`config.mk`:
```
export PLATFORM = sky130hd
export DESIGN_NAME = apb_top
export DESIGN_NICKNAME = apb_top
export VERILOG_FILES = /design/flow/design.v
export SDC_FILE = /design/flow/constraint.sdc
export NUM_CORES = 4
export LEC_CHECK = 0
export CAP_MARGIN = 20
export CORE_MARGIN = 2
export CORE_UTILIZATION = 67
export CTS_CLUSTER_DIAMETER = 242
export CTS_CLUSTER_SIZE = 30
export MAX_ROUTING_LAYER = met4
export SETUP_SLACK_MARGIN = -0.25
export SLEW_MARGIN = 20
```
`constraint.sdc`:
```
create_clock -name core_clock -period 2.89 [get_ports {pclk}]
set_input_delay 0.5780 -clock core_clock [delete_from_list [all_inputs] [get_ports {pclk}]]
set_output_delay 0.5780 -clock core_clock [all_outputs]
set_load 0.01 [all_outputs]
```
`design.v`:
```
`timescale 1ns / 1ps
module apb_master(
    input pclk, presetn, pready, pslverr, 
    input [31:0] prdata,wdata,addr,
    input start,write,
    input [3:0] strb,
    input [2:0] prot,
    output reg psel,penable,pwrite,
    output reg [31:0] paddr,pwdata,
    output reg [3:0] pstrb,
    output reg [2:0] pprot,
    output reg done,error,
    output reg [31:0] rdata
    );
    parameter idle=2'b00,
              setup=2'b01,
              access=2'b10;
    reg [1:0] state, next;  
    always @(posedge pclk, negedge presetn) 
    begin
        if(!presetn) state<=idle;
        else state<=next;
    end 
    always @(*) begin
        case(state)
        idle: next = start?setup:idle;
        setup: next = access;
        access: next=pready?idle:access;
        default: next=idle;
    endcase    
    end 
    always @(posedge pclk,negedge presetn)
    begin
        if(!presetn) begin
        psel<=0;
        penable<=0;
        done<=0;
        error<=0;
        paddr <= 0;
        pwrite <= 0;
        pwdata <= 0;
        pstrb <= 0;
        pprot <= 0;
        rdata <= 0;
        end else begin
        case(state)
        idle: begin
            done<=0;
            error<=0;
            psel<=0;
            penable<=0;
        end
        setup: begin
            psel<=1;
            penable<=0;
            paddr<=addr;
            pwrite<=write;
            pwdata<=wdata;
            pstrb<=strb;
            pprot<=prot;
        end
        access: begin
            penable<=1;
            if(pready) begin
                done<=1;
                error<=pslverr;
                if(!write) rdata<=prdata;
            end
        end
    endcase
    end
    end      
endmodule
`timescale 1ns / 1ps
module apb_slave #(
    parameter base_addr = 32'h0000_0000
)(
    input         pclk,
    input         presetn,
    input         psel,
    input         penable,
    input         pwrite,
    input  [31:0] paddr,
    input  [31:0] pwdata,
    input  [3:0]  pstrb,
    input  [2:0]  pprot,
    output reg [31:0] prdata,
    output reg        pready,
    output reg        pslverr
);
    reg [31:0] regfile [0:3];
    wire [1:0] reg_sel    = paddr[3:2];
    wire       addr_valid = (paddr[31:4] == base_addr[31:4]);
    always @(posedge pclk or negedge presetn) begin
        if (!presetn) begin
            pready <= 0;
        end else begin
            pready <= (psel && penable);  
        end
    end
    always @(posedge pclk or negedge presetn) begin
        if (!presetn) begin
            pslverr <= 0;
        end else if (psel && penable) begin
            pslverr <= ~addr_valid;
        end else begin
            pslverr <= 0;
        end
    end
    always @(posedge pclk or negedge presetn) begin
        if (!presetn) begin
            regfile[0] <= 0;
            regfile[1] <= 0;
            regfile[2] <= 0;
            regfile[3] <= 0;
        end else if (psel && penable && pwrite && addr_valid) begin
            if (pstrb[0]) regfile[reg_sel][7:0]   <= pwdata[7:0];
            if (pstrb[1]) regfile[reg_sel][15:8]  <= pwdata[15:8];
            if (pstrb[2]) regfile[reg_sel][23:16] <= pwdata[23:16];
            if (pstrb[3]) regfile[reg_sel][31:24] <= pwdata[31:24];
        end
    end
    always @(posedge pclk or negedge presetn) begin
        if (!presetn) begin
            prdata <= 0;
        end else if (psel && penable && !pwrite && addr_valid) begin
            prdata <= regfile[reg_sel];
        end
    end
endmodule
`timescale 1ns / 1ps
module apb_top(
    input        pclk,
    input        presetn,
    input        start,
    input        write,
    input [31:0] addr,
    input [31:0] wdata,
    input [3:0]  strb,
    input [2:0]  prot,
    output [31:0] rdata,
    output        done,
    output        error
);
    wire        psel;
    wire        penable;
    wire        pwrite;
    wire [31:0] paddr;
    wire [31:0] pwdata;
    wire [3:0]  pstrb;
    wire [2:0]  pprot;
    wire [31:0] prdata_int;
    wire        pready_int;
    wire        pslverr_int;
    wire psel0 = psel && (paddr[31:12] == 20'h00000);   
    wire psel1 = psel && (paddr[31:12] == 20'h0001);   
    wire [31:0] prdata0;
    wire        pready0;
    wire        pslverr0;
    wire [31:0] prdata1;
    wire        pready1;
    wire        pslverr1;
    assign prdata_int = psel0 ? prdata0
                      : psel1 ? prdata1
                      : 32'h0000_0000;
    assign pready_int = psel0 ? pready0
                      : psel1 ? pready1
                      : penable;
    assign pslverr_int= psel0 ? pslverr0
                      : psel1 ? pslverr1
                      : 1'b1;
    apb_master master (
        .pclk    (pclk),
        .presetn (presetn),
        .start   (start),
        .write   (write),
        .addr    (addr),
        .wdata   (wdata),
        .strb    (strb),
        .prot    (prot),
        .psel    (psel),
        .penable (penable),
        .pwrite  (pwrite),
        .paddr   (paddr),
        .pwdata  (pwdata),
        .pstrb   (pstrb),
        .pprot   (pprot),
        .done    (done),
        .error   (error),
        .rdata   (rdata),
        .prdata  (prdata_int),
        .pready  (pready_int),
        .pslverr (pslverr_int)
    );
    apb_slave #(.base_addr(32'h0000_0000)) slave0 (
        .pclk    (pclk),
        .presetn (presetn),
        .psel    (psel0),
        .penable (penable),
        .pwrite  (pwrite),
        .paddr   (paddr),
        .pwdata  (pwdata),
        .pstrb   (pstrb),
        .pprot   (pprot),
        .prdata  (prdata0),
        .pready  (pready0),
        .pslverr (pslverr0)
    );
    apb_slave #(.base_addr(32'h0000_1000)) slave1 (
        .pclk    (pclk),
        .presetn (presetn),
        .psel    (psel1),
        .penable (penable),
        .pwrite  (pwrite),
        .paddr   (paddr),
        .pwdata  (pwdata),
        .pstrb   (pstrb),
        .pprot   (pprot),
        .prdata  (prdata1),
        .pready  (pready1),
        .pslverr (pslverr1)
    );
endmodule
```
`run.sh`:
```
#!/bin/bash
# the make line also repeats each setting of config.mk as NAME=value (left out here)
make -C /OpenROAD-flow-scripts/flow DESIGN_CONFIG=/design/flow/config.mk WORK_HOME=/design/flow/orfs CLKGATE_MAP_FILE= finish
```
==> results of run 1 <==
==> routing by layer <==
layer / up-vias / track usage (%)
met5: - / -
met4: 0 / 6.12
met3: 55 / 2.32
met2: 191 / 44.9
met1: 5650 / 38.4
li1: 4610 / -
==> timing repair <==
item | 4_1_cts | 5_1_grt
hold endpoints to repair | 45 | 0
resized | 0 | 0
hold buffers | 1 | 0
setup buffers | 0 | 0
==> metrics by stage <==
step / instance area, um2 / setup WS, ps / std cells / hold slack, ps
after global placement: 20600 / 262 / 1649 / 472
after CTS: 21100 / 163 / 1677 / 509
after floorplan: 18800 / 808 / 1174 / 282
after global routing: 21100 / 30.4 / 1677 / 523
after detailed placement: 20600 / 211 / 1649 / 483
final: 21100 / 214 / 1677 / 508
==> layout make-up <==
type / count / area, um2
timing repair buffer: 157 / 1530
fill: 1704 / 6620
tap: 378 / 473
clock buffer: 26 / 502
multi-input combinational: 680 / 7770
inverter: 5 / 18.8
sequential: 430 / 10800
clock inverter: 1 / 20.0
==> reports/summary.txt, run 1 <==
Die extent in y = 172 um
Fin. Hold Viols = 0
CP peak stage delay = 550 ps
WHS Path Cells = 1
XOR/XNOR Area Share = 0%
Most instantiated cells after synthesis = dfrtp_1, mux2_2, o21ai_0
Clock Latency Late Sink = 530 ps
RSZ-0062 raised after global routing = no
Area leader, netlist = dfrtp_1
HP Class = reg -> reg
Overflow after GRT = 0
Diodes inserted = 0
Ys async rst share = 100%
Status = finished clean
Mapped Area = 18,800 um2
Critical-path top delay cell = nor3_4
First DRT Iteration DRCs = 664
Achievable frequency = 0.374 GHz
Drt first pass iters = 5
OpenROAD warning count = 33
Worst VDD drop = 0.649 mV
Sw frac = 30.6%
Worst Path Max Fanout = 32
Setup crit end = slave1.regfile[1][29]$_DFFE_PN0P_
Die W = 172 um
CP Cell Sequence = nor4_1, nand4_1, buf_4, nor3_4, mux2_2
Crit path depth = 5
Seq cells post-synth = 430
Tot GR Track Use = 27.5%
Power Density = 608 nW/um2
Wire per inst = 22.3 um
Nets = 1,367
Pint = 8.90 mW
CP top delay family = simple AND/OR/NAND/NOR gates
Crit path time final = 2680 ps
Top non-seq family = multiplexers
Setup-failing EPs final = 0
Unique cell types = 41
Reg2Reg Depth = 5
Clock sink count = 430
Critical Path AT = 3090 ps
H-tree depth = 1
Antenna violations before repair = 0
Combinational group share of total power = 18.6%
Yosys adder share = 0%
R2r startpoint = master.paddr[13]$_DFFE_PN0P_
WS Path Type = reg -> reg
Yosys warns = 5
Layout area overhead = 12.0%
Largest power group = sequential cells
Init Core Util = 67.9%
Max Clock Skew = 26.3 ps
WHS Endpoint = slave1.regfile[1][23]$_DFFE_PN0P_
DR WL met2 = 18,900 um
Met3 routed WL = 1200 um
Setup crit end kind = flip-flop
Flop-to-flop setup slack = 210 ps
WL final = 37,400 um
Largest net degree at the start of global routing = 77
Synthesized Nets = 1,249
Setup TNS = 0 ps
First-pass GRT wire length = 60,300 um
Clock transition at path regs = 110 ps
Via count = 10,500
IO Port Bufs = 103
Seq share, synth = 57.2%
Sw Pwr = 3.92 mW
Mean Syn Cell Area = 16.0 um2
Worst Tran Pin Value = 885 ps
Max-cap violations = 0
Hold_sp = slave1.regfile[1][23]$_DFFE_PN0P_
Fin crit share = 92.6%
Vias in the first global route = 10,900
Cells after synthesis = 1,174
Basic Gates by Area = 6.32%
Clock buffer depth = 3
ANT nets after route = 0
Die Area = 29,500 um2
Routed vias/inst = 6.26
Critical R2R Capture = slave1.regfile[1][29]$_DFFE_PN0P_
Clk pwr = 3.04 mW
Mux area share = 32.6%
Area leader share = 57.0%
WL met1 = 16,600 um
Count of library flops with an enable pin = 0
Seq. pwr = 7.39 mW
Source of the critical timing path = master.paddr[13]$_DFFE_PN0P_
Clock Power Share = 23.7%
Logic power comb = 2.39 mW
Site row count = 61
Max-slew headroom = 41.0%
Sequential power share = 57.7%
Top sig layer = met4
Residual DRC = 0
Ao+oa area frac = 2.27%
Critical Path Start Type = flip-flop
GPL Wtd Cong = 0.809
I/O pins = 109
Core ar. = 27,700 um2
CTS root buffer = clkbuf_16
# Cells Yosys = 1,174
Final slew viol count = 0
Leak = 10.1 nW
Buf/Inv on CP = 1
Chip Area, Yosys = 18,800 um2
Worst EP required = 3310 ps
Final total power = 12.8 mW
TritonCTS Buffers = 18
Main flop type after synthesis = dfrtp_1
CTS tree = built
Cell area leaders = dfrtp_1, mux2_2, mux4_2
Fin util = 76.1%
Top-count cell post-synth = dfrtp_1
DP HPWL = 23,800 um
==> run 2: changes to the inputs <==
Settings changed: ABC_AREA set to 0, CAP_MARGIN 20 to 30, CORE_ASPECT_RATIO set to 1.03, CORE_MARGIN 2 to 3, CORE_UTILIZATION 67 to 70, CTS_CLUSTER_DIAMETER 242 to 356, CTS_CLUSTER_SIZE 30 to 14, GPL_ROUTABILITY_DRIVEN set to 1, MAX_ROUTING_LAYER met4 to not set, PLACE_DENSITY_LB_ADDON set to 0.14, SETUP_SLACK_MARGIN -0.25 to 0.18, SLEW_MARGIN 20 to 30.
Clock period 2.89 ns to 1.67 ns, I/O delays scaled along.
==> run 2 against run 1 <==
The flow now stops in global routing (5_1_grt); die area shrank 1.9%; synthesized cell count is the same; synthesized area is the same.
==> reports/summary.txt, run 2 <==
Halt Stage = global routing (5_1_grt)
Die W = 168 um (-2.4%)
Area leader, netlist = dfrtp_1
Core ar. = 26,300 um2 (-5.2%)
I/O pins = 109 (unchanged)
Clock sink count = 430 (unchanged)
TritonCTS Buffers = 36 (+18)
Top-count cell post-synth = dfrtp_1
Site row count = 60 (-1.6%)
Cell area leaders = dfrtp_1, mux2_2, mux4_2
GPL Wtd Cong = 0.824 (+1.8%)
Die extent in y = 172 um (+0.47%)
Unique cell types = 41 (unchanged)
IO Port Bufs = 103 (unchanged)
Die Area = 28,900 um2 (-1.9%)
Top non-seq family = multiplexers
Error = [ERROR DPL-0033] detailed placement checks failed during check placement.
Main flop type after synthesis = dfrtp_1
Cells after DPL = 1,677 (+1.7%)
Ao+oa area frac = 2.27% (unchanged)
Most instantiated cells after synthesis = dfrtp_1, mux2_2, o21ai_0
Yosys adder share = 0% (unchanged)
H-tree depth = 2 (+1)
CTS root buffer = clkbuf_16
Mean Syn Cell Area = 16.0 um2 (unchanged)
XOR/XNOR Area Share = 0% (unchanged)
Mapped Area = 18,800 um2 (unchanged)
Clock buffer depth = 3 (unchanged)
Basic Gates by Area = 6.32% (unchanged)
Cells after synthesis = 1,174 (unchanged)
Synthesized Nets = 1,249 (unchanged)
Mux area share = 32.6% (unchanged)
Count of library flops with an enable pin = 0 (unchanged)
Seq cells post-synth = 430 (unchanged)
Seq share, synth = 57.2% (unchanged)
Yosys warns = 5 (unchanged)
# Cells Yosys = 1,174 (unchanged)
Status = stopped before the end
Area leader share = 57.0% (unchanged)
Init Core Util = 71.6% (+3.7 points)
DP HPWL = 28,600 um (+20%)
Ys async rst share = 100% (unchanged)
Chip Area, Yosys = 18,800 um2 (unchanged)
## run 2: through the flow
step / setup slack, ps / area [um2] / power [mW] / hold slack [ps] / TNS (ps)
3_5_place_dp: -543 / 22100 / 18.3 / 271 / -165070
2_1_floorplan: -403 / 19400 / 15.7 / 38.4 / -121180
4_1_cts: -552 / 24400 / 26.4 / 330 / -162620
3_3_place_gp: -454 / 22100 / 18.0 / 272 / -141630
## run 2: what timing repair did
item | in CTS
pin swaps | 37
endpoints found under the hold margin | 28
resized | 286
buffers inserted | 29
hold buffers | 1
setup endpoints to repair | 394
cloned | 13
==> run 3: changes to the inputs <==
Settings changed: ABC_AREA 0 to 1, CAP_MARGIN 30 to 20, CORE_ASPECT_RATIO 1.03 to not set, CORE_MARGIN 3 to 2, CORE_UTILIZATION 70 to 72, CTS_CLUSTER_DIAMETER 356 to not set, CTS_CLUSTER_SIZE 14 to not set, GPL_ROUTABILITY_DRIVEN 1 to not set, PLACE_DENSITY_LB_ADDON 0.14 to not set, SETUP_SLACK_MARGIN 0.18 to not set, SLEW_MARGIN 30 to 20, TNS_END_PERCENT set to 5.
Clock period 1.67 ns to 1.68 ns, I/O delays scaled along.
==> run 3 against run 2 <==
Now fails the layout checks on negative setup slack; synthesized cell count is 66% higher; die area is 9.3% lower; synthesized area is 4.6% lower.
==> reports/summary.txt, run 3 <==
Clock buffer depth = 3 (unchanged)
Max Clock Skew = 23.9 ps
Fin util = 92.2%
H-tree depth = 2 (unchanged)
Unique cell types = 33 (-20%)
Chip Area, Yosys = 18,000 um2 (-4.6%)
Ys async rst share = 100% (unchanged)
Crit path time final = 2340 ps
Failed Checks = negative setup slack
Clk pwr = 9.51 mW
Cells after synthesis = 1,953 (+66%)
Clock sink count = 430 (unchanged)
WL final = 59,800 um
TritonCTS Buffers = 42 (+17%)
Seq. pwr = 12.3 mW
Critical-path top delay cell = dfrtp_1
Combinational group share of total power = 21.6%
Fill count = 910
Fin crit share = 139%
Wire per inst = 23.9 um
Max-slew headroom = 56.8%
First-pass GRT wire length = 82,800 um
Die W = 162 um (-3.4%)
CTS root buffer = clkbuf_16
Setup-failing EPs final = 357
Diodes inserted = 0
Largest net degree at the start of global routing = 65
Vias in the first global route = 16,300
Worst VDD drop = 1.17 mV
Max-cap violations = 0
Achievable frequency = 0.428 GHz
DP HPWL = 29,700 um (+3.7%)
Cells after DPL = 2,406 (+43%)
Flop-to-flop setup slack = -660 ps
Reg area = 10,800 um2
HP Class = in -> reg
Top-count cell post-synth = nand2_1
Residual DRC = 0
Seq cells post-synth = 430 (unchanged)
Seq share, synth = 59.9% (+2.8 points)
Basic Gates by Area = 21.7% (+15 points)
Clock Power Share = 34.2%
Met1 GRT Util = 50.9%
Setup crit end kind = flip-flop
Critical Path AT = 2780 ps
Power Density = 1240 nW/um2
Logic power comb = 6.01 mW
Mapped Area = 18,000 um2 (-4.6%)
Source of the critical timing path = master.paddr[15]$_DFFE_PN0P_
# Cells Yosys = 1,953 (+66%)
CTS tree = built
Final slew viol count = 0
Worst Path Max Fanout = 7
Met2 Use GR = 68.9%
Layout area overhead = 25.3%
Clock Latency Late Sink = 550 ps
WHS = 342 ps
Largest power group = sequential cells
Die extent in y = 162 um (-6.1%)
Gr busiest metal = met2
Synthesized Nets = 2,028 (+62%)
IO Port Bufs = 103 (unchanged)
Setup crit end = slave0.regfile[3][1]$_DFFE_PN0P_
Fin. Hold Viols = 0
Most used cell, CP = nor2_2
Site row count = 57 (-5.0%)
Final cell count without fillers = 2,504
Core ar. = 24,400 um2 (-7.2%)
Final WS setup = -656 ps
Leak = 10.9 nW
First DRT Iteration DRCs = 2,402
Clock transition at path regs = 80 ps
CP top delay family = simple AND/OR/NAND/NOR gates
CP peak stage delay = 400 ps
Reg2Reg Depth = 12
Hold_sp = addr[6]
Ao+oa area frac = 14.1% (+12 points)
OpenROAD warning count = 37
Top non-seq family = simple AND/OR/NAND/NOR gates
CP Cell Sequence = nor2_2, nand3_1, nor2_2, nand4_1, nor2_2, buf_6, nand2_8, buf_6, nor2_2, buf_4, nand2_1, nand2_1
Sequential power share = 44.2%
Critical Path Start Type = flip-flop
WHS Path Cells = 3
Via count = 16,800
Worst EP required = 2120 ps
Critical R2R Capture = slave0.regfile[3][1]$_DFFE_PN0P_
Crit path depth = 12
RSZ-0062 raised after global routing = yes
GR Util met3 = 6.72%
Yosys warns = 5 (unchanged)
XOR/XNOR Area Share = 0% (unchanged)
Buf/Inv on CP = 3
Nets = 2,223
WS Path Type = reg -> reg
Init Core Util = 73.6% (+2.0 points)
R2r startpoint = master.paddr[15]$_DFFE_PN0P_
GPL Wtd Cong = 0.867 (+5.2%)
Logic cell area = 6980 um2
Sw Pwr = 9.23 mW
WHS Endpoint = master.paddr[6]$_DFFE_PN0P_
Sw frac = 33.2%
Area leader share = 59.8% (+2.8 points)
Area leader, netlist = dfrtp_1
Antenna violations before repair = 0
Tot GR Track Use = 40.3%
ANT nets after route = 0
I/O pins = 109 (unchanged)
Most instantiated cells after synthesis = nand2_1, dfrtp_1, o21ai_0
Routed vias/inst = 6.70
Drt first pass iters = 7
Worst Tran Pin Value = 646 ps
Status = finished with violations
Die Area = 26,200 um2 (-9.3%)
Count of library flops with an enable pin = 0 (unchanged)
Main flop type after synthesis = dfrtp_1
Overflow after GRT = 0
Cell area leaders = dfrtp_1, nand2_1, o21ai_0
Mux area share = 0% (-33 points)
Pint = 18.6 mW
Mean Syn Cell Area = 9.19 um2 (-43%)
Yosys adder share = 0% (unchanged)
[run 3: layout make-up]
class	instances	area share (%)
Multi-Input combinational cell	1358	31.0
Timing Repair Buffer	233	11.8
Sequential cell	430	47.9
Tap cell	324	1.80
Clock inverter	8	0.434
Clock buffer	68	5.66
Inverter	83	1.44
[run 3: repair_timing]
item,in CTS,in global routing
setup buffers,5,6
hold buffers,1,0
resized,108,168
gates cloned,3,8
pin swaps,6,43
setup endpoints to repair,390,356
hold endpoints to repair,31,0
[run 3: metal layers]
layer  up-vias  wire length (um)
met5         -                 0
met3       429              7050
met1      8030             19900
li1       6809                 -
met4         0              4290
met2      1507             28500
[run 3: stage by stage]
| step | TNS [ps] | total power [mW] | worst slack (ps) | cell area, um2 |
|---|---|---|---|---|
| after floorplan | -57330 | 14.6 | -277 | 18000 |
| after global placement | -73130 | 17.2 | -304 | 20200 |
| after detailed placement | -110420 | 17.4 | -447 | 20200 |
| after CTS | -100800 | 27.0 | -378 | 21900 |
| after global routing | -189770 | 28.6 | -707 | 22500 |
| final | -159590 | 27.8 | -656 | 22500 |
==> run 4: changes to the inputs <==
Settings changed: CAP_MARGIN 20 to 0, CORE_ASPECT_RATIO set to 1.32, CTS_CLUSTER_DIAMETER set to 400, CTS_CLUSTER_SIZE set to 15, HOLD_SLACK_MARGIN set to 0.29, PLACE_DENSITY set to 0.38, TNS_END_PERCENT 5 to 10.
Clock period 1.68 ns to 1.67 ns, I/O delays scaled along.
==> run 4 against run 3 <==
The layout still fails its checks (negative setup slack); hold slack worse by 43 ps; total power decreased by 4.2%; cell area about the same; critical endpoint is now slave1.regfile[3][31]$_DFFE_PN0P_.
==> reports/summary.txt, run 4 <==
Status = finished with violations
Failed Checks = negative setup slack
Yosys adder share = 0% (unchanged)
IO Port Bufs = 103 (unchanged)
Fill count = 991 (+8.9%)
Seq cells post-synth = 430 (unchanged)
Main flop type after synthesis = dfrtp_1
Chip Area, Yosys = 18,000 um2 (unchanged)
Combinational group share of total power = 24.8% (+3.2 points)
Layout area overhead = 25.2% (about the same)
Logic power comb = 6.60 mW (+9.8%)
Sequential power share = 46.5% (+2.3 points)
Die extent in y = 185 um (+15%)
Seq. pwr = 12.4 mW (about the same)
Worst Tran Pin Value = 560 ps (-86.7 ps)
Crit path depth = 12 (unchanged)
Final slew viol count = 0 (unchanged)
Tot GR Track Use = 38.2% (-2.1 points)
WL met1 = 19,500 um (-2.3%)
Critical Path Start Type = flip-flop
Top non-seq family = simple AND/OR/NAND/NOR gates
Worst Path Max Fanout = 8 (+1)
Overflow after GRT = 0 (unchanged)
GPL Wtd Cong = 0.879 (+1.4%)
Basic Gates by Area = 21.7% (unchanged)
Critical R2R Capture = slave1.regfile[3][31]$_DFFE_PN0P_
I/O pins = 109 (unchanged)
Critical Path AT = 2640 ps (-140 ps)
Clock buffer depth = 3 (unchanged)
TritonCTS Buffers = 34 (-19%)
Drt first pass iters = 9 (+2)
H-tree depth = 2 (unchanged)
Sw frac = 34.9% (+1.7 points)
# Cells Yosys = 1,953 (unchanged)
Largest power group = sequential cells
Mapped Area = 18,000 um2 (unchanged)
Most instantiated cells after synthesis = nand2_1, dfrtp_1, o21ai_0
Nets = 2,261 (+1.7%)
CTS root buffer = clkbuf_16
Setup crit end = slave1.regfile[3][31]$_DFFE_PN0P_
Met3 routed WL = 6000 um (-15%)
Core ar. = 24,600 um2 (+0.89%)
Placed cell area = 20,200 um2 (-0.17%)
Mean Syn Cell Area = 9.19 um2 (unchanged)
Final total power = 26.7 mW (-4.2%)
DR WL met2 = 28,800 um (+1.1%)
OpenROAD warning count = 36 (-2.7%)
CP Cell Sequence = nor2_2, buf_4, nand4_1, nor2_4, nand2_4, nor3_4, buf_6, buf_12, nand2_8, clkbuf_16, nand2_2, o21ai_1
WS Path Type = reg -> reg
CP peak stage delay = 390 ps (about the same)
Fin crit share = 134% (-5.3 points)
Cell area leaders = dfrtp_1, nand2_1, o21ai_0
Source of the critical timing path = master.paddr[18]$_DFFE_PN0P_
Fin. Hold Viols = 0 (unchanged)
Die W = 141 um (-13%)
Largest net degree at the start of global routing = 73 (+12%)
Leak = 11.1 nW (+1.5%)
Synthesized Nets = 2,028 (unchanged)
Site row count = 66 (+16%)
Sw Pwr = 9.29 mW (+0.62%)
Unique cell types = 33 (unchanged)
R2r startpoint = master.paddr[18]$_DFFE_PN0P_
Setup crit end kind = flip-flop
DP HPWL = 29,900 um (+0.75%)
First DRT Iteration DRCs = 2,275 (-5.3%)
Area leader share = 59.8% (unchanged)
Max-slew headroom = 62.6% (+5.8 points)
First-pass GRT wire length = 78,900 um (-4.7%)
Reg2Reg Depth = 12 (unchanged)
Area leader, netlist = dfrtp_1
Critical-path top delay cell = dfrtp_1
WL final = 59,400 um (-0.69%)
Cells after synthesis = 1,953 (unchanged)
Mux area share = 0% (unchanged)
Die Area = 26,200 um2 (about the same)
Seq share, synth = 59.9% (unchanged)
Setup-failing EPs final = 357 (unchanged)
ANT nets after route = 0 (unchanged)
Routed vias/inst = 6.70 (about the same)
Diodes inserted = 0 (unchanged)
Via count = 16,800 (-0.15%)
Max Clock Skew = 21.8 ps (-2.10 ps)
Flop-to-flop setup slack = -560 ps (+90 ps)
CP top delay family = simple AND/OR/NAND/NOR gates
Yosys warns = 5 (unchanged)
CTS tree = built
Top-count cell post-synth = nand2_1
Buf/Inv on CP = 4 (+1)
Residual DRC = 0 (unchanged)
Clock transition at path regs = 70 ps (about the same)
Top sig layer = met5
Clock Latency Late Sink = 540 ps (about the same)
Count of library flops with an enable pin = 0 (unchanged)
Worst VDD drop = 1.25 mV (+7.3%)
Achievable frequency = 0.447 GHz (+4.5%)
Ao+oa area frac = 14.1% (unchanged)
Post-route cell area = 22,500 um2 (about the same)
Fin util = 91.3% (-0.89 points)
HP Class = in -> async
Clk pwr = 7.65 mW (-20%)
Pre-CTS setup slack = -454 ps (-6.48 ps)
Crit path time final = 2230 ps (-102 ps)
Power Density = 1190 nW/um2 (-4.1%)
Vias in the first global route = 15,700 (-4.1%)
RSZ-0062 raised after global routing = yes
Pint = 17.4 mW (-6.5%)
Worst EP required = 2080 ps (-40 ps)
XOR/XNOR Area Share = 0% (unchanged)
Final WS setup = -565 ps (+91.6 ps)
Clock sink count = 430 (unchanged)
Clock Power Share = 28.7% (-5.5 points)
Wire per inst = 23.7 um (-0.53%)
Init Core Util = 72.9% (-0.65 points)
Antenna violations before repair = 1 (+1)
Ys async rst share = 100% (unchanged)
Max-cap violations = 0 (unchanged)
[run 4: timing repair]
action | CTS | global route
endpoints found under the setup margin | 390 | 357
hold buffers | 1 | 0
pin swaps | 71 | 96
hold endpoints to repair | 429 | 0
cloned | 3 | 21
setup buffers | 11 | 21
gates resized | 114 | 191
[run 4: area by class of cell]
class	instances	area, um2	share of cell area [%]
clock inverter	1	7.51	0.0334
clock buffer	43	948	4.22
timing repair buffer	270	2930	13.0
tap	306	383	1.70
sequential	430	10800	47.9
inverter	83	322	1.43
timing repair inverter	1	6.26	0.0278
multi-input combinational	1366	7120	31.7
[run 4: metrics by stage]
| stage | hold slack [ps] | cells | setup TNS (ps) |
|---|---|---|---|
| floorplan | 38.4 | 1953 | -55420 |
| CTS | 304 | 2460 | -110020 |
| finish | 298 | 2500 | -152660 |
| detailed placement | 247 | 2401 | -123240 |
| global placement | 249 | 2401 | -100440 |
| global route | 323 | 2500 | -182100 |
[run 4: layer usage]
metal,global-route usage [%],vias to the layer above
li1,-,6883
met1,48.1,7985
met2,65.6,1397
met3,5.95,483
met4,18.0,2
met5,0,-
==> run 5: changes to the inputs <==
Settings changed: CAP_MARGIN 0 to 20, CORE_ASPECT_RATIO 1.32 to not set, CORE_UTILIZATION 72 to 67, CTS_CLUSTER_DIAMETER 400 to not set, CTS_CLUSTER_SIZE 15 to 77, HOLD_SLACK_MARGIN 0.29 to not set, PLACE_DENSITY 0.38 to not set, TNS_END_PERCENT 10 to not set.
==> run 5 against run 4 <==
The layout still fails its checks (negative setup slack); largest power group unchanged; sequential cell count unchanged; clock power up about 30%; cell count up 1.3%; critical path depth unchanged; synthesized cell count unchanged; routed wire length down 8.9%; critical endpoint is now slave1.regfile[3][17]$_DFFE_PN0P_; global-route usage down 2.4 points; clock-buffer cell count up 21; setup slack worse by 40 ps; first-iteration DRC count down 11%; cell area up 3.7%.
==> reports/summary.txt, run 5 <==
Setup crit end kind = flip-flop
First DRT Iteration DRCs = 2,018 (-11%)
Sw Pwr = 9.37 mW (+0.85%)
Area leader, netlist = dfrtp_1
Critical R2R Capture = slave1.regfile[3][17]$_DFFE_PN0P_
Clock Power Share = 35.0% (+6.3 points)
Worst Path Max Fanout = 8 (unchanged)
Final WS setup = -604 ps (-39.6 ps)
Overflow after GRT = 0 (unchanged)
Fin. Hold Viols = 0 (unchanged)
RSZ-0062 raised after global routing = yes
Max-cap violations = 0 (unchanged)
Mux area share = 0% (unchanged)
Synthesized Nets = 2,028 (unchanged)
Ys async rst share = 100% (unchanged)
Setup-failing EPs final = 390 (+9.2%)
Clock Latency Late Sink = 550 ps (about the same)
Flop-to-flop setup slack = -600 ps (-40 ps)
Nets = 2,243 (-0.80%)
Sequential power share = 43.6% (-2.9 points)
CP top delay family = simple AND/OR/NAND/NOR gates
Failed Checks = negative setup slack
Mean Syn Cell Area = 9.19 um2 (unchanged)
Final cell count without fillers = 2,533 (+1.3%)
Drt first pass iters = 6 (-3)
TritonCTS Buffers = 43 (+26%)
Tot GR Track Use = 35.8% (-2.4 points)
CP peak stage delay = 380 ps (about the same)
Source of the critical timing path = master.paddr[20]$_DFFE_PN0P_
Clk pwr = 9.96 mW (+30%)
Cells after synthesis = 1,953 (unchanged)
Diodes inserted = 0 (unchanged)
Mapped Area = 18,000 um2 (unchanged)
Power Density = 1220 nW/um2 (+3.1%)
Yosys warns = 5 (unchanged)
HP Class = in -> async
Main flop type after synthesis = dfrtp_1
Wire per inst = 21.3 um (-10%)
Seq share, synth = 59.9% (unchanged)
Worst Tran Pin Value = 547 ps (-12.9 ps)
Cell area leaders = dfrtp_1, nand2_1, o21ai_0
XOR/XNOR Area Share = 0% (unchanged)
WL final = 54,000 um (-8.9%)
Placed cell area = 20,400 um2 (+0.87%)
Clock transition at path regs = 60 ps (about the same)
Init Core Util = 68.5% (-4.4 points)
Achievable frequency = 0.440 GHz (-1.7%)
Status = finished with violations
Routed vias/inst = 6.29 (-6.1%)
DP HPWL = 28,500 um (-4.6%)
Count of library flops with an enable pin = 0 (unchanged)
Leak = 10.9 nW (-2.0%)
Basic Gates by Area = 21.7% (unchanged)
Most instantiated cells after synthesis = nand2_1, dfrtp_1, o21ai_0
R2r startpoint = master.paddr[20]$_DFFE_PN0P_
Die Area = 28,100 um2 (+7.2%)
Unique cell types = 33 (unchanged)
OpenROAD warning count = 36 (unchanged)
Seq. pwr = 12.4 mW (about the same)
ANT nets after route = 0 (unchanged)
Area leader share = 59.8% (unchanged)
Final slew viol count = 0 (unchanged)
Critical Path AT = 2670 ps (+30 ps)
Logic power comb = 6.12 mW (-7.3%)
I/O pins = 109 (unchanged)
GPL Wtd Cong = 0.858 (-2.4%)
Critical Path Start Type = flip-flop
Setup crit end = slave1.regfile[3][17]$_DFFE_PN0P_
Crit path time final = 2270 ps (+39.6 ps)
Ao+oa area frac = 14.1% (unchanged)
# Cells Yosys = 1,953 (unchanged)
Antenna violations before repair = 0 (-1)
Buf/Inv on CP = 2 (-2)
Vias in the first global route = 15,600 (-0.50%)
Largest power group = sequential cells
Seq cells post-synth = 430 (unchanged)
Residual DRC = 0 (unchanged)
IO Port Bufs = 103 (unchanged)
Sw frac = 32.9% (-2.0 points)
WS Path Type = reg -> reg
Post-route cell area = 23,300 um2 (+3.7%)
Pre-CTS setup slack = -400 ps (+53.2 ps)
Reg2Reg Depth = 12 (unchanged)
Via count = 15,900 (-4.9%)
Combinational group share of total power = 21.5% (-3.3 points)
H-tree depth = 2 (unchanged)
CTS tree = built
Layout area overhead = 29.8%
Max Clock Skew = 15.0 ps (-6.77 ps)
First-pass GRT wire length = 79,900 um (+1.3%)
Worst VDD drop = 1.04 mV (-17%)
Site row count = 59 (-11%)
Core ar. = 26,200 um2 (+6.5%)
Die W = 168 um (+19%)
Chip Area, Yosys = 18,000 um2 (unchanged)
Top non-seq family = simple AND/OR/NAND/NOR gates
Yosys adder share = 0% (unchanged)
Fin crit share = 136% (+2.4 points)
Pint = 19.1 mW (+10%)
CTS root buffer = clkbuf_16
Worst EP required = 2070 ps (about the same)
Fin util = 88.9% (-2.4 points)
Largest net degree at the start of global routing = 70 (-4.1%)
Cells after DPL = 2,423 (+0.92%)
Clock sink count = 430 (unchanged)
Critical-path top delay cell = dfrtp_1
CP Cell Sequence = nor2_1, nand2_1, nor2_4, nand2_4, nor2_4, nand2_4, nor3_4, buf_6, nand2_2, buf_4, nand2_1, o21ai_0
Crit path depth = 12 (unchanged)
Clock buffer depth = 3 (unchanged)
Die extent in y = 168 um (-9.6%)
Max-slew headroom = 63.4% (+0.86 points)
Top-count cell post-synth = nand2_1
Setup TNS = -170,520 ps (-17,860 ps)
run 5: repair_timing:
item                       CTS  global route
hold buffers                 1             0
pin swaps                  105            77
resized                    129           219
setup endpoints to repair  390           390
cloned                       3             9
hold endpoints to repair    28             0
setup buffers               17             7
run 5: layer usage:
| layer | wire [um] | global-route usage [%] | vias to the layer above | share of wire [%] |
|---|---|---|---|---|
| met5 | 0 | 0 | - | 0 |
| met4 | 2750 | 15.6 | 0 | 5.1 |
| met3 | 4460 | 5.29 | 235 | 8.2 |
| met2 | 26600 | 60.4 | 986 | 49 |
| met1 | 20300 | 46.8 | 7842 | 37 |
| li1 | - | - | 6873 | - |
run 5: final cells by class:
| cell class | count | area, um2 |
|---|---|---|
| timing repair buffer | 249 | 2760 |
| sequential | 430 | 10800 |
| clock inverter | 11 | 136 |
| fill | 1231 | 2910 |
| inverter | 83 | 328 |
| clock buffer | 64 | 1330 |
| multi-input combinational | 1361 | 7570 |
| tap | 335 | 419 |
run 5: stage by stage:
| step | power [mW] | hold slack, ps |
|---|---|---|
| finish | 28.5 | 288 |
| global route | 29.4 | 311 |
| CTS | 27.8 | 296 |
| detailed placement | 17.6 | 259 |
| global placement | 17.4 | 257 |
| floorplan | 14.8 | 38.4 |
==> run 6: changes to the inputs <==
Settings changed: CELL_PAD_IN_SITES_DETAIL_PLACEMENT set to 1, CORE_UTILIZATION 67 to 50, CTS_CLUSTER_DIAMETER set to 302, CTS_CLUSTER_SIZE 77 to not set, GPL_ROUTABILITY_DRIVEN set to 1, MAX_ROUTING_LAYER set to met4, PLACE_DENSITY set to 0.63, SETUP_SLACK_MARGIN set to 0.2, SLEW_MARGIN 20 to 5.
Clock period 1.67 ns to 3.55 ns, I/O delays scaled along.
==> run 6 against run 5 <==
Now clean on timing, DRC and antenna; core utilization down 30 points; sequential power down 53%; non-clock buffer count down 116; hold slack worse by 150 ps; maximum frequency down 20%; critical path depth down 2; clock-buffer cell count up 7; global-route usage down 5.6 points; via count down 8.6%; sequential cell count unchanged; sequential share of layout area up 5.5 points; largest cell class unchanged.
==> reports/summary.txt, run 6 <==
Most used cell, CP = nand2_1
WL final = 53,700 um (-0.63%)
Overflow after GRT = 0 (unchanged)
Achievable frequency = 0.350 GHz (-20%)
Critical Path AT = 3310 ps (+640 ps)
Cells after DPL = 2,465 (+1.7%)
Fin crit share = 80.5% (-56 points)
Worst EP required = 4010 ps (+1940 ps)
Layout area overhead = 16.1%
Max-cap violations = 0 (unchanged)
Diodes inserted = 0 (unchanged)
Area leader, netlist = dfrtp_1
Cells after synthesis = 1,953 (unchanged)
Die Area = 37,400 um2 (+33%)
Drt first pass iters = 5 (-1)
Synthesized Nets = 2,028 (unchanged)
Buf/Inv on CP = 1 (-1)
XOR/XNOR Area Share = 0% (unchanged)
GPL Wtd Cong = 0.800 (-6.8%)
HP Class = in -> async
DP HPWL = 32,100 um (+12%)
Clock Latency Late Sink = 580 ps (+30 ps)
CP Cell Sequence = nor2_1, nand2_1, nor2_2, nand4_1, nor2_1, nand2_2, inv_2, nand2_1, nand2_1, nand2_1
Combinational group share of total power = 16.6% (-4.9 points)
H-tree depth = 2 (unchanged)
OpenROAD warning count = 31 (-14%)
Crit path time final = 2860 ps (+583 ps)
Vias in the first global route = 16,000 (+2.6%)
Mapped Area = 18,000 um2 (unchanged)
Final cell count without fillers = 2,542 (+0.36%)
Pre-CTS setup slack = 744 ps (+1140 ps)
Setup crit end = slave0.regfile[3][3]$_DFFE_PN0P_
Init Core Util = 50.6% (-18 points)
Largest net degree at the start of global routing = 96 (+37%)
Residual DRC = 0 (unchanged)
Hold_buf cts = 0 (-1)
Most instantiated cells after synthesis = nand2_1, dfrtp_1, o21ai_0
Routed vias/inst = 5.73 (-8.9%)
Critical-path top delay cell = inv_2
Seq cells post-synth = 430 (unchanged)
Core ar. = 35,500 um2 (+35%)
Top-count cell post-synth = nand2_1
Logic power comb = 2.08 mW (-66%)
Count of library flops with an enable pin = 0 (unchanged)
Setup crit end kind = flip-flop
Wire per inst = 21.1 um (-0.98%)
CP top delay family = simple AND/OR/NAND/NOR gates
Cell area leaders = dfrtp_1, nand2_1, o21ai_0
Clock transition at path regs = 70 ps (about the same)
Clk pwr = 4.64 mW (-53%)
Post-CTS setup buffer count = 0 (-17)
Die W = 193 um (+15%)
Ao+oa area frac = 14.1% (unchanged)
Source of the critical timing path = master.paddr[27]$_DFFE_PN0P_
CTS tree = built
Final WS setup = 693 ps (+1300 ps)
IO Port Bufs = 103 (unchanged)
Worst Path Max Fanout = 16 (+8)
R2r startpoint = master.paddr[27]$_DFFE_PN0P_
Via count = 14,600 (-8.6%)
Clock Power Share = 37.1% (+2.1 points)
Unique cell types = 33 (unchanged)
Crit path depth = 10 (-2)
Largest power group = sequential cells
Main flop type after synthesis = dfrtp_1
CP peak stage delay = 450 ps (+70 ps)
First-pass GRT wire length = 86,700 um (+8.5%)
Sequential power share = 46.3% (+2.7 points)
Site row count = 69 (+17%)
Basic Gates by Area = 21.7% (unchanged)
First DRT Iteration DRCs = 938 (-54%)
Setup TNS = 0 ps (+170,520 ps)
Yosys adder share = 0% (unchanged)
Seq share, synth = 59.9% (unchanged)
Chip Area, Yosys = 18,000 um2 (unchanged)
Post_cts resized = 0 (-100%)
Critical R2R Capture = slave0.regfile[3][3]$_DFFE_PN0P_
Top non-seq family = simple AND/OR/NAND/NOR gates
Worst VDD drop = 0.354 mV (-66%)
Max-slew headroom = 34.9% (-29 points)
Mux area share = 0% (unchanged)
Mean Syn Cell Area = 9.19 um2 (unchanged)
Clock buffer depth = 3 (unchanged)
Ys async rst share = 100% (unchanged)
Die extent in y = 193 um (+15%)
Sw frac = 32.7% (-0.19 points)
Max Clock Skew = 19.3 ps (+4.31 ps)
Worst Tran Pin Value = 976 ps (+430 ps)
Flop-to-flop setup slack = 690 ps (+1300 ps)
Setup-failing EPs final = 0 (-100%)
Fin. Hold Viols = 0 (unchanged)
Reg2Reg Depth = 10 (-2)
Antenna violations before repair = 0 (unchanged)
# Cells Yosys = 1,953 (unchanged)
Area leader share = 59.8% (unchanged)
Pint = 8.43 mW (-56%)
ANT nets after route = 0 (unchanged)
Yosys warns = 5 (unchanged)
I/O pins = 109 (unchanged)
WS Path Type = reg -> reg
CTS root buffer = clkbuf_16
Clock sink count = 430 (unchanged)
Leak = 10.1 nW (-7.4%)
TritonCTS Buffers = 46 (+7.0%)
Tot GR Track Use = 30.2% (-5.6 points)
Nets = 2,127 (-5.2%)
Critical Path Start Type = flip-flop
Final slew viol count = 0 (unchanged)
RSZ-0062 raised after global routing = no
Sw Pwr = 4.10 mW (-56%)
Final total power = 12.5 mW (-56%)
Power Density = 601 nW/um2 (-51%)
Status = finished clean
Seq. pwr = 5.81 mW (-53%)
[run 6: final cells by class]
class,count,area (um2)
timing repair buffer,133,1320
clock inverter,6,58.8
multi-input combinational,1358,6430
sequential,430,10800
fill,4007,14600
inverter,83,315
tap,461,577
clock buffer,71,1370
[run 6: metrics by stage]
stage	util [%]	cell area (um2)	hold slack, ps
CTS	58.7	20800	199
floorplan	-	18000	414
global placement	54.7	19400	453
global route	58.7	20800	184
finish	58.7	20800	133
detailed placement	54.7	19400	459
[run 6: metal layers]
layer | vias up | track usage [%] | share of wire [%]
li1 | 6585 | - | -
met1 | 7477 | 37.3 | 41
met2 | 391 | 50.8 | 51
met3 | 114 | 4.72 | 5.0
met4 | 0 | 10.1 | 2.9
met5 | - | - | 0
==> run 7: changes to the inputs <==
Settings changed: ABC_AREA 1 to 0, CAP_MARGIN 20 to 30, CELL_PAD_IN_SITES_DETAIL_PLACEMENT 1 to not set, CORE_ASPECT_RATIO set to 1.03, CORE_MARGIN 2 to 3, CORE_UTILIZATION 50 to 61, CTS_CLUSTER_DIAMETER 302 to 356, MAX_ROUTING_LAYER met4 to not set, PLACE_DENSITY 0.63 to not set, PLACE_DENSITY_LB_ADDON set to 0.14, SETUP_SLACK_MARGIN 0.2 to 0.18, SLEW_MARGIN 5 to 30.
Clock period 3.55 ns to 2.57 ns, I/O delays scaled along.
==> run 7 against run 6 <==
Setup slack got worse by 430 ps; total power increased by 39%; via count decreased by 27%; sequential share of layout area down 4.0 points; clock skew fell by 6.1 ps; hold slack better by 290 ps; sequential power is 42% higher; synthesized area is 4.9% higher; core utilization is 17 points higher; first-iteration DRC count is 38% lower; maximum frequency increased by 24%; die area down 12%.
==> reports/summary.txt, run 7 <==
Core ar. = 30,000 um2 (-15%)
CTS root buffer = clkbuf_16
Final cell count without fillers = 1,768 (-30%)
Achievable frequency = 0.433 GHz (+24%)
Cell area leaders = dfrtp_1, mux2_2, mux4_2
TritonCTS Buffers = 44 (-4.3%)
Fin. Hold Viols = 0 (unchanged)
Crit path time final = 2310 ps (-548 ps)
Critical Path AT = 2720 ps (-590 ps)
Cells after synthesis = 1,174 (-40%)
GPL Wtd Cong = 0.788 (-1.4%)
OpenROAD warning count = 33 (+6.5%)
Mux area share = 32.6% (+33 points)
Critical R2R Capture = slave0.regfile[3][21]$_DFFE_PN0P_
Ao+oa area frac = 2.27% (-12 points)
Seq cells post-synth = 430 (unchanged)
# Cells Yosys = 1,174 (-40%)
WL final = 39,300 um (-27%)
Worst Tran Pin Value = 704 ps (-272 ps)
CP peak stage delay = 370 ps (-80 ps)
Max-cap violations = 0 (unchanged)
Main flop type after synthesis = dfrtp_1
Sequential power share = 47.4% (+1.1 points)
Largest net degree at the start of global routing = 115 (+20%)
IO Port Bufs = 103 (unchanged)
H-tree depth = 2 (unchanged)
Buf/Inv on CP = 4 (+3)
Critical Path Start Type = flip-flop
Drt first pass iters = 5 (unchanged)
Seq share, synth = 57.2% (-2.8 points)
Site row count = 64 (-7.2%)
CP top delay family = buffers and inverters
Basic Gates by Area = 6.32% (-15 points)
Chip Area, Yosys = 18,800 um2 (+4.9%)
Area leader share = 57.0% (-2.8 points)
Clock Power Share = 36.4% (-0.7 points)
DP HPWL = 24,900 um (-22%)
WS Path Type = reg -> reg
Setup crit end kind = flip-flop
Flop-to-flop setup slack = 260 ps (-430 ps)
Via count = 10,700 (-27%)
Logic power comb = 2.82 mW (+36%)
Max Clock Skew = 13.2 ps (-6.10 ps)
RSZ-0062 raised after global routing = no
Ys async rst share = 100% (unchanged)
Setup-failing EPs final = 0 (unchanged)
Top-count cell post-synth = dfrtp_1
Clk pwr = 6.34 mW (+37%)
Source of the critical timing path = master.paddr[25]$_DFFE_PN0P_
Cells after DPL = 1,687 (-32%)
Yosys warns = 5 (unchanged)
Fin crit share = 89.9% (+9.4 points)
Worst VDD drop = 0.847 mV (+140%)
Sw frac = 28.2% (-4.5 points)
Post-CTS setup buffer count = 0 (unchanged)
Combinational group share of total power = 16.2% (-0.4 points)
Placed cell area = 21,100 um2 (+8.8%)
Tot GR Track Use = 25.2% (-4.9 points)
Largest power group = sequential cells
R2r startpoint = master.paddr[25]$_DFFE_PN0P_
Residual DRC = 0 (unchanged)
First DRT Iteration DRCs = 578 (-38%)
Clock Latency Late Sink = 530 ps (-50 ps)
First-pass GRT wire length = 64,700 um (-25%)
I/O pins = 109 (unchanged)
Yosys adder share = 0% (unchanged)
Sw Pwr = 4.91 mW (+20%)
Seq. pwr = 8.26 mW (+42%)
Final total power = 17.4 mW (+39%)
Setup crit end = slave0.regfile[3][21]$_DFFE_PN0P_
Critical-path top delay cell = dfrtp_1
Unique cell types = 41 (+24%)
Most instantiated cells after synthesis = dfrtp_1, mux2_2, o21ai_0
Die extent in y = 184 um (-4.8%)
Count of library flops with an enable pin = 0 (unchanged)
Status = finished clean
Wire per inst = 22.2 um (+5.3%)
Post-route cell area = 22,600 um2 (+8.6%)
XOR/XNOR Area Share = 0% (unchanged)
Antenna violations before repair = 1 (+1)
Clock sink count = 430 (unchanged)
Power Density = 770 nW/um2 (+28%)
Setup TNS = 0 ps (unchanged)
Clock buffer depth = 3 (unchanged)
CP Cell Sequence = nor4_1, buf_4, nand4_1, buf_4, buf_12, nor3_4, buf_12, mux2_2
Routed vias/inst = 6.05 (+5.5%)
Crit path depth = 8 (-2)
Mean Syn Cell Area = 16.0 um2 (+74%)
Overflow after GRT = 0 (unchanged)
Synthesized Nets = 1,249 (-38%)
Pint = 12.5 mW (+48%)
Area leader, netlist = dfrtp_1
Vias in the first global route = 11,700 (-27%)
ANT nets after route = 0 (unchanged)
Die W = 179 um (-7.4%)
Worst EP required = 2980 ps (-1030 ps)
Layout area overhead = 20.2%
WHS = 418 ps (+285 ps)
Init Core Util = 62.7% (+12 points)
HP Class = in -> async
Worst Path Max Fanout = 58 (+42)
Nets = 1,413 (-34%)
Final slew viol count = 0 (unchanged)
Mapped Area = 18,800 um2 (+4.9%)
CTS tree = built
Leak = 10.8 nW (+7.2%)
Clock transition at path regs = 60 ps (about the same)
Reg2Reg Depth = 8 (-2)
Top non-seq family = multiplexers
Max-slew headroom = 53.0% (+18 points)
Die Area = 33,000 um2 (-12%)
-- run 7: through the flow --
stage | util, % | setup slack (ps)
after CTS | 75.2 | 189
after global placement | 70.4 | 225
after floorplan | - | 488
after global routing | 75.3 | 194
after detailed placement | 70.4 | 198
final | 75.3 | 261
-- run 7: cell type report --
type                       count  area (um2)
inverter                       5        18.8
tap                          396         495
sequential                   430       10800
multi-input combinational    680        7790
fill                        1887        7410
antenna                        1        2.50
clock buffer                  69        1330
clock inverter                10         125
timing repair buffer         177        2090
-- run 7: what timing repair did --
item / in CTS / in global routing
gates resized: 0 / 6
endpoints found under the setup margin: 0 / 191
hold buffers: 1 / 0
endpoints found under the hold margin: 15 / 0
-- run 7: layer usage --
metal  vias up  track usage (%)  part of all wire, %
met2       205             43.3                   52
met3        65             3.73                  3.5
met5         -                0                    0
li1       4739                -                    -
met4         0             6.42                  2.1
met1      5683             34.3                   42
==> run 8: changes to the inputs <==
Settings changed: CORE_MARGIN 3 to 6, CORE_UTILIZATION 61 to 16, SETUP_SLACK_MARGIN 0.18 to -0.49.
Clock period 2.57 ns to 5.26 ns, I/O delays scaled along.
==> run 8 against run 7 <==
Still clean on timing, DRC and antenna; core utilization down 55 points; clock skew up 17 ps; clock-buffer cell count up 12; routed wire length up 41%; setup slack better by 1800 ps; die area rose to 3.8 times the previous value; total power down 46%; critical path type unchanged.
==> reports/summary.txt, run 8 <==
Status = finished clean
Wire per inst = 19.2 um (-14%)
Critical Path AT = 3730 ps (+1010 ps)
Clock Power Share = 41.1% (+4.7 points)
Overflow after GRT = 0 (unchanged)
Max-cap violations = 0 (unchanged)
Worst VDD drop = 0.216 mV (-75%)
Leak = 10.6 nW (-1.7%)
Hold_buf cts = 0 (-1)
Buf/Inv on CP = 0 (-4)
Basic Gates by Area = 6.32% (unchanged)
Worst Tran Pin Value = 928 ps (+223 ps)
RSZ-0062 raised after global routing = no
CTS root buffer = clkbuf_16
Core ar. = 116,000 um2 (+290%)
IO Port Bufs = 103 (unchanged)
Mapped Area = 18,800 um2 (unchanged)
CTS tree = built
Fin crit share = 61.7% (-28 points)
First-pass GRT wire length = 84,200 um (+30%)
Ys async rst share = 100% (unchanged)
Reg2Reg Depth = 4 (-4)
Top non-seq family = multiplexers
Crit path depth = 4 (-4)
Most instantiated cells after synthesis = dfrtp_1, mux2_2, o21ai_0
Cells after synthesis = 1,174 (unchanged)
Achievable frequency = 0.308 GHz (-29%)
Setup-failing EPs final = 0 (unchanged)
Layout area overhead = 25.3%
TritonCTS Buffers = 53 (+20%)
# Cells Yosys = 1,174 (unchanged)
Yosys adder share = 0% (unchanged)
Count of library flops with an enable pin = 0 (unchanged)
Worst Path Max Fanout = 38 (-34%)
Fill count = 12,300 (+550%)
Clk pwr = 3.84 mW (-39%)
Residual DRC = 0 (unchanged)
Final WS setup = 2020 ps (+1750 ps)
Critical Path Start Type = flip-flop
Die W = 350 um (+95%)
Largest net degree at the start of global routing = 103 (-10%)
CP top delay family = simple AND/OR/NAND/NOR gates
Area leader share = 57.0% (unchanged)
WS Path Type = reg -> reg
Post-route cell area = 23,600 um2 (+4.3%)
Clock Latency Late Sink = 610 ps (+80 ps)
I/O pins = 109 (unchanged)
Crit path time final = 3240 ps (+935 ps)
Synthesized Nets = 1,249 (unchanged)
Critical R2R Capture = slave1.regfile[1][10]$_DFFE_PN0P_
Placed cell area = 21,800 um2 (+3.0%)
Drt first pass iters = 4 (-1)
R2r startpoint = master.paddr[2]$_DFFE_PN0P_
Post_cts resized = 0 (unchanged)
Chip Area, Yosys = 18,800 um2 (unchanged)
Sw frac = 30.2% (+2.0 points)
Max Clock Skew = 30.3 ps (+17.1 ps)
Init Core Util = 16.2% (-47 points)
Tot GR Track Use = 8.84% (-16 points)
Main flop type after synthesis = dfrtp_1
Via count = 10,600 (-0.73%)
Setup crit end kind = flip-flop
Yosys warns = 5 (unchanged)
Critical-path top delay cell = dfrtp_4
H-tree depth = 2 (unchanged)
Pre-CTS setup slack = 1900 ps (+1700 ps)
Max-slew headroom = 37.9% (-15 points)
Unique cell types = 41 (unchanged)
Worst EP required = 5750 ps (+2770 ps)
Source of the critical timing path = master.paddr[2]$_DFFE_PN0P_
Setup crit end = slave1.regfile[1][10]$_DFFE_PN0P_
Fin. Hold Viols = 0 (unchanged)
Final total power = 9.34 mW (-46%)
Seq share, synth = 57.2% (unchanged)
Area leader, netlist = dfrtp_1
Fin util = 20.3% (-55 points)
Logic power comb = 1.25 mW (-56%)
Sequential power share = 45.4% (-2.0 points)
Power Density = 396 nW/um2 (-49%)
Pint = 6.52 mW (-48%)
DP HPWL = 33,600 um (+35%)
XOR/XNOR Area Share = 0% (unchanged)
Mux area share = 32.6% (unchanged)
Clock buffer depth = 3 (unchanged)
Post-CTS setup buffer count = 0 (unchanged)
Site row count = 127 (+98%)
Die extent in y = 360 um (+95%)
Seq. pwr = 4.24 mW (-49%)
Die Area = 126,000 um2 (+280%)
Seq cells post-synth = 430 (unchanged)
Routed vias/inst = 3.67 (-39%)
Vias in the first global route = 11,900 (+1.5%)
Setup TNS = 0 ps (unchanged)
Clock transition at path regs = 60 ps (about the same)
Antenna violations before repair = 1 (unchanged)
CP Cell Sequence = nor2b_1, nand4_4, nor3_4, mux2_2
GPL Wtd Cong = 0.655 (-17%)
First DRT Iteration DRCs = 485 (-16%)
Combinational group share of total power = 13.4% (-2.8 points)
CP peak stage delay = 980 ps (+610 ps)
Top-count cell post-synth = dfrtp_1
Ao+oa area frac = 2.27% (unchanged)
Cell area leaders = dfrtp_1, mux2_2, mux4_2
WL final = 55,600 um (+41%)
HP Class = in -> async
Sw Pwr = 2.82 mW (-43%)
OpenROAD warning count = 34 (+3.0%)
Clock sink count = 430 (unchanged)
Mean Syn Cell Area = 16.0 um2 (unchanged)
Largest power group = sequential cells
ANT nets after route = 0 (unchanged)
Nets = 1,368 (-3.2%)
Flop-to-flop setup slack = 2020 ps (+1750 ps)
Final slew viol count = 0 (unchanged)
[run 8: per-stage QoR]
step	cells	hold slack (ps)
3_5_place_dp	2786	475
4_1_cts	2886	480
2_1_floorplan	1174	453
3_3_place_gp	2786	468
6_report	2889	486
5_1_grt	2886	500
[run 8: layout make-up]
cell class / instances / area [um2] / share of cell area [%]
timing repair buffer: 123 / 1250 / 5.29
clock buffer: 81 / 1600 / 6.80
antenna: 3 / 7.51 / 0.0318
clock inverter: 19 / 224 / 0.949
sequential: 430 / 10800 / 45.7
multi-input combinational: 680 / 7780 / 33.0
inverter: 5 / 18.8 / 0.0796
tap: 1548 / 1940 / 8.21
[run 8: layer usage]
| metal | global-route usage [%] | vias to the layer above | wire length, um |
|---|---|---|---|
| met5 | 0 | - | 0 |
| li1 | - | 4666 | - |
| met1 | 12.7 | 5713 | 27000 |
| met4 | 2.27 | 0 | 1230 |
| met2 | 13.8 | 162 | 25300 |
| met3 | 1.53 | 73 | 2060 |
==> run 9: changes to the inputs <==
Settings changed: ABC_AREA 0 to not set, CAP_MARGIN 30 to 20, CORE_ASPECT_RATIO 1.03 to not set, CORE_MARGIN 6 to 2, CORE_UTILIZATION 16 to 68, CTS_CLUSTER_DIAMETER 356 to not set, GPL_ROUTABILITY_DRIVEN 1 to not set, PLACE_DENSITY_LB_ADDON 0.14 to not set, SETUP_SLACK_MARGIN -0.49 to not set, SLEW_MARGIN 30 to 20.
Clock period 5.26 ns to 2.09 ns, I/O delays scaled along.
==> run 9 against run 8 <==
Critical endpoint is now slave1.regfile[1][2]$_DFFE_PN0P_; largest cell class unchanged; core utilization up 68 points; first-iteration DRC count up 81%; total power up 130%; highest routed layer unchanged; maximum frequency up 46%; now fails the layout checks on negative setup slack; largest power group unchanged; hold slack worse by 78 ps; cell count down 38%.
==> reports/summary.txt, run 9 <==
Residual DRC = 0 (unchanged)
Basic Gates by Area = 6.32% (unchanged)
CP peak stage delay = 390 ps (-590 ps)
Clock buffer depth = 3 (unchanged)
Clk pwr = 7.52 mW (+96%)
Init Core Util = 69.5% (+53 points)
CP top delay family = buffers and inverters
Failed Checks = negative setup slack
Leak = 11.2 nW (+5.8%)
Cells after synthesis = 1,174 (unchanged)
Final slew viol count = 0 (unchanged)
Diodes inserted = 0 (-3)
Critical R2R Capture = slave1.regfile[1][2]$_DFFE_PN0P_
Setup TNS = -20,230 ps (-20,230 ps)
Ys async rst share = 100% (unchanged)
Clock transition at path regs = 60 ps (about the same)
Max-slew headroom = 53.8% (+16 points)
Die extent in y = 170 um (-53%)
Seq cells post-synth = 430 (unchanged)
Fin. Hold Viols = 0 (unchanged)
Sw Pwr = 6.49 mW (+130%)
Most used cell, CP = buf_6
Area leader share = 57.0% (unchanged)
Combinational group share of total power = 18.1% (+4.7 points)
CTS tree = built
Drt first pass iters = 5 (+1)
Max-cap violations = 0 (unchanged)
Mux area share = 32.6% (unchanged)
Setup crit end = slave1.regfile[1][2]$_DFFE_PN0P_
Unique cell types = 41 (unchanged)
Clock Latency Late Sink = 540 ps (-70 ps)
Crit path time final = 2220 ps (-1020 ps)
Sw frac = 29.7% (-0.45 points)
Wire per inst = 26.7 um (+39%)
Critical-path top delay cell = dfrtp_1
Main flop type after synthesis = dfrtp_1
GPL Wtd Cong = 0.779 (+19%)
First DRT Iteration DRCs = 877 (+81%)
Yosys adder share = 0% (unchanged)
Achievable frequency = 0.450 GHz (+46%)
WL final = 47,600 um (-14%)
Largest power group = sequential cells
Fin crit share = 106% (+45 points)
Die W = 170 um (-51%)
Setup crit end kind = flip-flop
CTS root buffer = clkbuf_16
Worst Tran Pin Value = 693 ps (-235 ps)
XOR/XNOR Area Share = 0% (unchanged)
Max Clock Skew = 18.4 ps (-11.9 ps)
Critical Path Start Type = flip-flop
Site row count = 60 (-53%)
Nets = 1,450 (+6.0%)
IO Port Bufs = 103 (unchanged)
Seq share, synth = 57.2% (unchanged)
Logic power comb = 3.96 mW (+220%)
Most instantiated cells after synthesis = dfrtp_1, mux2_2, o21ai_0
Worst EP required = 2500 ps (-3250 ps)
Seq. pwr = 10.4 mW (+150%)
OpenROAD warning count = 35 (+2.9%)
Setup-failing EPs final = 327 (+327)
CP Cell Sequence = nor4_2, buf_4, nand4_1, buf_6, buf_12, nor3_4, buf_6, mux2_2
Clock sink count = 430 (unchanged)
RSZ-0062 raised after global routing = yes
Via count = 11,500 (+8.1%)
Routed vias/inst = 6.45 (+75%)
Top non-seq family = multiplexers
Layout area overhead = 27.2%
Synthesized Nets = 1,249 (unchanged)
Largest net degree at the start of global routing = 66 (-36%)
ANT nets after route = 0 (unchanged)
H-tree depth = 2 (unchanged)
Reg2Reg Depth = 8 (+4)
Yosys warns = 5 (unchanged)
Area leader, netlist = dfrtp_1
Vias in the first global route = 12,600 (+6.4%)
WS Path Type = reg -> reg
Ao+oa area frac = 2.27% (unchanged)
Buf/Inv on CP = 4 (+4)
Core ar. = 27,100 um2 (-77%)
Crit path depth = 8 (+4)
Clock Power Share = 34.4% (-6.7 points)
Pint = 15.4 mW (+140%)
R2r startpoint = master.paddr[17]$_DFFE_PN0P_
Final WS setup = -133 ps (-2150 ps)
Placed cell area = 21,400 um2 (-1.6%)
Tot GR Track Use = 32.7% (+24 points)
Mean Syn Cell Area = 16.0 um2 (unchanged)
Post-route cell area = 23,900 um2 (+1.5%)
Count of library flops with an enable pin = 0 (unchanged)
Power Density = 912 nW/um2 (+130%)
Overflow after GRT = 0 (unchanged)
Cell area leaders = dfrtp_1, mux2_2, mux4_2
# Cells Yosys = 1,174 (unchanged)
Critical Path AT = 2630 ps (-1100 ps)
Source of the critical timing path = master.paddr[17]$_DFFE_PN0P_
Die Area = 29,000 um2 (-77%)
HP Class = in -> async
Antenna violations before repair = 0 (-1)
Final total power = 21.8 mW (+130%)
Chip Area, Yosys = 18,800 um2 (unchanged)
First-pass GRT wire length = 71,900 um (-15%)
Sequential power share = 47.4% (+2.0 points)
Mapped Area = 18,800 um2 (unchanged)
Worst VDD drop = 0.884 mV (+310%)
Worst Path Max Fanout = 13 (-66%)
Top-count cell post-synth = dfrtp_1
TritonCTS Buffers = 43 (-19%)
DP HPWL = 25,100 um (-25%)
I/O pins = 109 (unchanged)
Flop-to-flop setup slack = -130 ps (-2150 ps)
Status = finished with violations
[run 9: area by class of cell]
type	count	area, um2
fillers	1066	3160
repair buffers	215	2740
well taps	372	465
flip-flops and latches	430	10800
clock inverters	7	62.6
multi-input cells	680	8580
clock buffers	71	1300
inverters	5	18.8
[run 9: repair_timing]
item,CTS,global route
pin swaps,26,18
resized,151,100
gates cloned,5,1
hold endpoints to repair,30,0
hold buffers,1,0
endpoints found under the setup margin,342,352
buffers inserted,18,3
[run 9: per-stage QoR]
stage                     hold slack (ps)  cells  utilization, %  worst slack [ps]
after floorplan                       122   1174               -              7.93
after global placement                365   1680            79.0              -219
after detailed placement              364   1680            79.0              -227
after CTS                             407   1782            87.2              -116
after global routing                  418   1780            88.3              -219
final                                 408   1780            88.3              -133
[run 9: routing by layer]
layer	up-vias	global-route usage, %	part of all wire (%)
met5	-	0	0
met4	0	11.3	3.0
met3	122	5.21	4.7
met2	386	55.1	52
met1	6145	44.0	40
li1	4821	-	-
==> run 10: changes to the inputs <==
Settings changed: CORE_UTILIZATION 68 to 17.
Clock period 2.09 ns to 5.42 ns, I/O delays scaled along.
==> run 10 against run 9 <==
The run now finishes clean; clock power shrank 59%; critical endpoint is now slave1.regfile[0][21]$_DFFE_PN0P_; combinational power decreased by 71%; largest cell class unchanged; first-iteration DRC count shrank 36%; maximum frequency fell by 31%; non-clock buffer count fell by 92; highest routed layer unchanged.
==> reports/summary.txt, run 10 <==
Buf/Inv on CP = 2 (-2)
Sw frac = 30.2% (+0.53 points)
Setup TNS = 0 ps (+20,230 ps)
Clock buffer depth = 3 (unchanged)
R2r startpoint = master.paddr[17]$_DFFE_PN0P_
Layout area overhead = 22.8%
Final slew viol count = 0 (unchanged)
Via count = 10,600 (-7.6%)
DP HPWL = 31,000 um (+23%)
Clock sink count = 430 (unchanged)
# Cells Yosys = 1,174 (unchanged)
Basic Gates by Area = 6.32% (unchanged)
H-tree depth = 2 (unchanged)
First-pass GRT wire length = 73,100 um (+1.7%)
Source of the critical timing path = master.paddr[17]$_DFFE_PN0P_
CTS root buffer = clkbuf_16
XOR/XNOR Area Share = 0% (unchanged)
Fill count = 11,700 (+990%)
Final cell count without fillers = 2,808 (+58%)
Overflow after GRT = 0 (unchanged)
Nets = 1,360 (-6.2%)
Critical-path top delay cell = nor3_4
Placed cell area = 21,600 um2 (+1.1%)
TritonCTS Buffers = 45 (+4.7%)
Post-route cell area = 23,100 um2 (-3.4%)
Count of library flops with an enable pin = 0 (unchanged)
WL final = 47,100 um (-0.96%)
Seq. pwr = 4.09 mW (-61%)
Reg2Reg Depth = 6 (-2)
Hold_sp = slave1.regfile[1][23]$_DFFE_PN0P_
Area leader share = 57.0% (unchanged)
Max Clock Skew = 15.6 ps (-2.86 ps)
Ys async rst share = 100% (unchanged)
Yosys warns = 5 (unchanged)
Status = finished clean
Die extent in y = 337 um (+98%)
Routed vias/inst = 3.77 (-41%)
GPL Wtd Cong = 0.726 (-6.7%)
Achievable frequency = 0.311 GHz (-31%)
Antenna violations before repair = 4 (+4)
Logic power comb = 1.16 mW (-71%)
Most used cell, CP = buf_4
Max-slew headroom = 29.0% (-25 points)
Cell area leaders = dfrtp_1, mux2_2, mux4_2
Seq share, synth = 57.2% (unchanged)
Die W = 337 um (+98%)
Leak = 10.4 nW (-7.3%)
WS Path Type = reg -> reg
IO Port Bufs = 103 (unchanged)
Max-cap violations = 0 (unchanged)
Core ar. = 110,000 um2 (+310%)
Chip Area, Yosys = 18,800 um2 (unchanged)
Top-count cell post-synth = dfrtp_1
Setup crit end kind = flip-flop
Wire per inst = 16.8 um (-37%)
Mapped Area = 18,800 um2 (unchanged)
Sequential power share = 49.0% (+1.6 points)
Clock Power Share = 37.1% (+2.7 points)
OpenROAD warning count = 34 (-2.9%)
Tot GR Track Use = 8.44% (-24 points)
Crit path time final = 3220 ps (+996 ps)
Area leader, netlist = dfrtp_1
Clk pwr = 3.09 mW (-59%)
Pint = 5.82 mW (-62%)
Drt first pass iters = 4 (-1)
Largest net degree at the start of global routing = 124 (+88%)
Largest power group = sequential cells
Unique cell types = 41 (unchanged)
Worst VDD drop = 0.200 mV (-77%)
Post_cts resized = 0 (-100%)
HP Class = reg -> reg
Final WS setup = 2200 ps (+2330 ps)
Critical Path AT = 3680 ps (+1050 ps)
Yosys adder share = 0% (unchanged)
Clock transition at path regs = 60 ps (about the same)
Seq cells post-synth = 430 (unchanged)
RSZ-0062 raised after global routing = no
Clock Latency Late Sink = 590 ps (+50 ps)
Post-CTS setup buffer count = 0 (-18)
Hold_buf cts = 0 (-1)
Critical Path Start Type = flip-flop
Crit path depth = 6 (-2)
CP Cell Sequence = nor4_1, nand4_1, buf_4, buf_4, nor3_4, mux2_2
Combinational group share of total power = 13.9% (-4.2 points)
Main flop type after synthesis = dfrtp_1
Worst EP required = 5880 ps (+3380 ps)
Most instantiated cells after synthesis = dfrtp_1, mux2_2, o21ai_0
Worst Tran Pin Value = 1060 ps (+372 ps)
Residual DRC = 0 (unchanged)
CP peak stage delay = 700 ps (+310 ps)
Die Area = 113,000 um2 (+290%)
I/O pins = 109 (unchanged)
Sw Pwr = 2.53 mW (-61%)
Pre-CTS setup slack = 2180 ps (+2400 ps)
Mean Syn Cell Area = 16.0 um2 (unchanged)
Init Core Util = 17.1% (-52 points)
Power Density = 361 nW/um2 (-60%)
Site row count = 122 (+100%)
Mux area share = 32.6% (unchanged)
Top non-seq family = multiplexers
First DRT Iteration DRCs = 561 (-36%)
Ao+oa area frac = 2.27% (unchanged)
[run 10: area by class of cell]
| class | count | area [um2] | area share, % |
|---|---|---|---|
| sequential | 430 | 10800 | 46.6 |
| clock inverter | 19 | 184 | 0.795 |
| multi-input combinational | 680 | 7770 | 33.6 |
| tap | 1488 | 1860 | 8.05 |
| inverter | 5 | 18.8 | 0.0812 |
| antenna | 1 | 2.50 | 0.0108 |
| clock buffer | 62 | 1290 | 5.58 |
| timing repair buffer | 123 | 1220 | 5.29 |
[run 10: routing by layer]
| metal | global-route usage (%) | share of wire (%) |
|---|---|---|
| met1 | 11.5 | 46 |
| met2 | 13.3 | 46 |
| met3 | 1.88 | 5.4 |
| met4 | 2.56 | 2.2 |
| met5 | 0 | 0 |
[run 10: metrics by stage]
step	utilization (%)	hold slack (ps)
floorplan	-	453
finish	21.0	491
global placement	19.6	463
global route	21.0	515
detailed placement	19.6	471
CTS	21.0	492
Power and IR drop assume default switching activity.
